## run 1
==> flow/design.v (excerpt) <==
module top(
	input wire clk,
	input wire rst_n,
	input wire [4:0] paddr,
	input wire [31:0] pwdata,
	input wire pwrite_in,
	output reg [31:0] data,
	output reg pready
);
Settings: LEC_CHECK=0, CAP_MARGIN=20, CORE_MARGIN=2, CORE_UTILIZATION=67, CTS_CLUSTER_SIZE=95, PLACE_DENSITY=0.6, SLEW_MARGIN=20; clock period 7.37 ns.
run.sh (not shown) runs the stock make flow with config.mk's settings and CLKGATE_MAP_FILE=.
Inputs modified between run 1 and run 2:
- putting PLACE_DENSITY_LB_ADDON at 0.07 where nothing was set
- swapping 95 for 15 in CTS_CLUSTER_SIZE
- putting SETUP_SLACK_MARGIN at -0.2 where nothing was set
- swapping 67 for 72 in CORE_UTILIZATION
- putting ABC_AREA at 1 where nothing was set
- clearing PLACE_DENSITY, which used to be 0.6
- putting CTS_CLUSTER_DIAMETER at 393 where nothing was set
- swapping 7.37 for 2.17 in the clock period (ns, I/O delays scaled along)
Notes after the runs:
- From run 1 to run 2 the numbers moved as follows: placed instance count shows an increase of about 50%, core outline area shows a reduction of 6.2%, total iterations of the first detailed-routing run shows an increase of 1, total die size shows a reduction of 0.0048 mm².
- From run 1 to run 2 the numbers moved as follows: fmax shows an increase of 75%; count of unique library cells instantiated by Yosys went down by 56%; number of port buffers roughly the same.
- When the final numbers for run 1 and run 2 were put side by side, the combinational power share turned out to be greater in run 2.
- Run 2 vs run 1 on fraction of the mapped netlist area in compound gates: run 2 is the higher one.
- Although it ran to completion, run 2 produced a layout that fails the final checks because of negative setup slack.
- Of run 1 and run 2, the lower fraction of area in clock buffers and inverters belongs to run 2.
- Comparing run 1 and run 2, the higher max-slew headroom at the worst pin was measured on run 2.
### run 2 -> run 3
- GPL_TIMING_DRIVEN now 1, previously not set
- CTS_CLUSTER_SIZE now 22, was 15
- SLEW_MARGIN now 25, was 20
- ABC_AREA no longer set, was 1
- PLACE_DENSITY_LB_ADDON now 0.29, was 0.07
- CTS_CLUSTER_DIAMETER now 45, was 393
- SETUP_SLACK_MARGIN now 0.49, was -0.2
- the clock period (ns, I/O delays scaled along) now 3.91, was 2.17
Findings:
- Summary of run 3 over run 2: sum of internal, switching and leakage power decreased 34%, worst setup slack increased 0.69 ns, synthesized cell count decreased 2260.
- Portion of total power attributed to the clock network: run 3 > run 2
- Per the comparison of run 3 with run 2, power attributed to sequential cells shows a reduction of about 45%, clock slew seen by the registers of the worst setup and hold paths shows no meaningful change, routed wire length shows an increase of about 1.7%, die area shows a reduction of about 0.46%.
- Compared with run 2, run 3 degrades maximum frequency.
- Run 3 completed every stage of the flow, and the final layout passed the timing, design-rule and antenna checks.
## Diff of input files: run 4 against run 3
- changing SLEW_MARGIN from 25 to 20
- removing CTS_CLUSTER_SIZE (formerly 22)
- changing CTS_CLUSTER_DIAMETER from 45 to 392
- removing GPL_TIMING_DRIVEN (formerly 1)
- removing SETUP_SLACK_MARGIN (formerly 0.49)
- setting ABC_AREA to 1 for the first time
- removing PLACE_DENSITY_LB_ADDON (formerly 0.29)
- setting PLACE_DENSITY to 0.6 for the first time
- changing the clock period (ns, I/O delays scaled along) from 3.91 to 2.17
Notes after the runs:
- No crash in run 4: every stage finished, but the layout fails its final checks due to negative setup slack.
- Final count of negative-setup-slack endpoints (higher): run 4
- Routed wire length of run 4 exceeds that of run 3 by more than 10%.
- [compare] base=run 3 new=run 4: measured slew at the worst slew-check pin shows a reduction of 0.36 ns; width of the chip shows no meaningful change.
Input changes introduced in run 5 (baseline for comparison: run 4):
- changing CORE_UTILIZATION from 72 to 46
- setting MIN_ROUTING_LAYER to met2 for the first time
- setting SETUP_SLACK_MARGIN to 0.61 for the first time
- setting MAX_ROUTING_LAYER to met4 for the first time
- setting CTS_CLUSTER_SIZE to 31 for the first time
- removing PLACE_DENSITY (formerly 0.6)
- removing CTS_CLUSTER_DIAMETER (formerly 392)
- changing SLEW_MARGIN from 20 to 5
- changing CORE_MARGIN from 2 to 7
- setting PLACE_DENSITY_LB_ADDON to 0.24 for the first time
- setting GPL_TIMING_DRIVEN to 0 for the first time
- setting CORE_ASPECT_RATIO to 1.51 for the first time
- setting TNS_END_PERCENT to 65 for the first time
- changing the clock period (ns, I/O delays scaled along) from 2.17 to 5.14
[summary]
Seen in the log of run 5: GRT-0116 during global routing (5_1_grt), after which the run never completed. Re overall chip area: run 5 is 65% up on run 4. Run 5 vs run 4: post-detailed-placement cell area down slightly. | core footprint | run 5 vs run 4 | worse |. Per the comparison of run 5 with run 4, number of placed instances with taps included picked up an extra 745; compound-cell area share of the yosys netlist neither gained nor lost much.
Inputs modified between run 5 and run 6:
- clearing PLACE_DENSITY_LB_ADDON, which used to be 0.24
- clearing ABC_AREA, which used to be 1
- putting PLACE_DENSITY at 0.6 where nothing was set
- clearing CORE_ASPECT_RATIO, which used to be 1.51
- swapping 5 for 20 in SLEW_MARGIN
- clearing MAX_ROUTING_LAYER, which used to be met4
- swapping 7 for 2 in CORE_MARGIN
- clearing GPL_TIMING_DRIVEN, which used to be 0
- clearing SETUP_SLACK_MARGIN, which used to be 0.61
- swapping 46 for 40 in CORE_UTILIZATION
- clearing MIN_ROUTING_LAYER, which used to be met2
- clearing TNS_END_PERCENT, which used to be 65
- clearing CTS_CLUSTER_SIZE, which used to be 31
- swapping 5.14 for 3.91 in the clock period (ns, I/O delays scaled along)
Notes after the runs:
HPWL after detailed placement shrinks by more than a quarter when moving from run 5 to run 6.
Run 6: flow completed, timing, DRC and antenna clean
Summed instance area of the synthesized netlist: run 5 and run 6 compared, lower one is run 6
Across both runs, final RePlAce weighted congestion was lower for run 6 than for run 5.
Power and IR drop assume default switching activity.
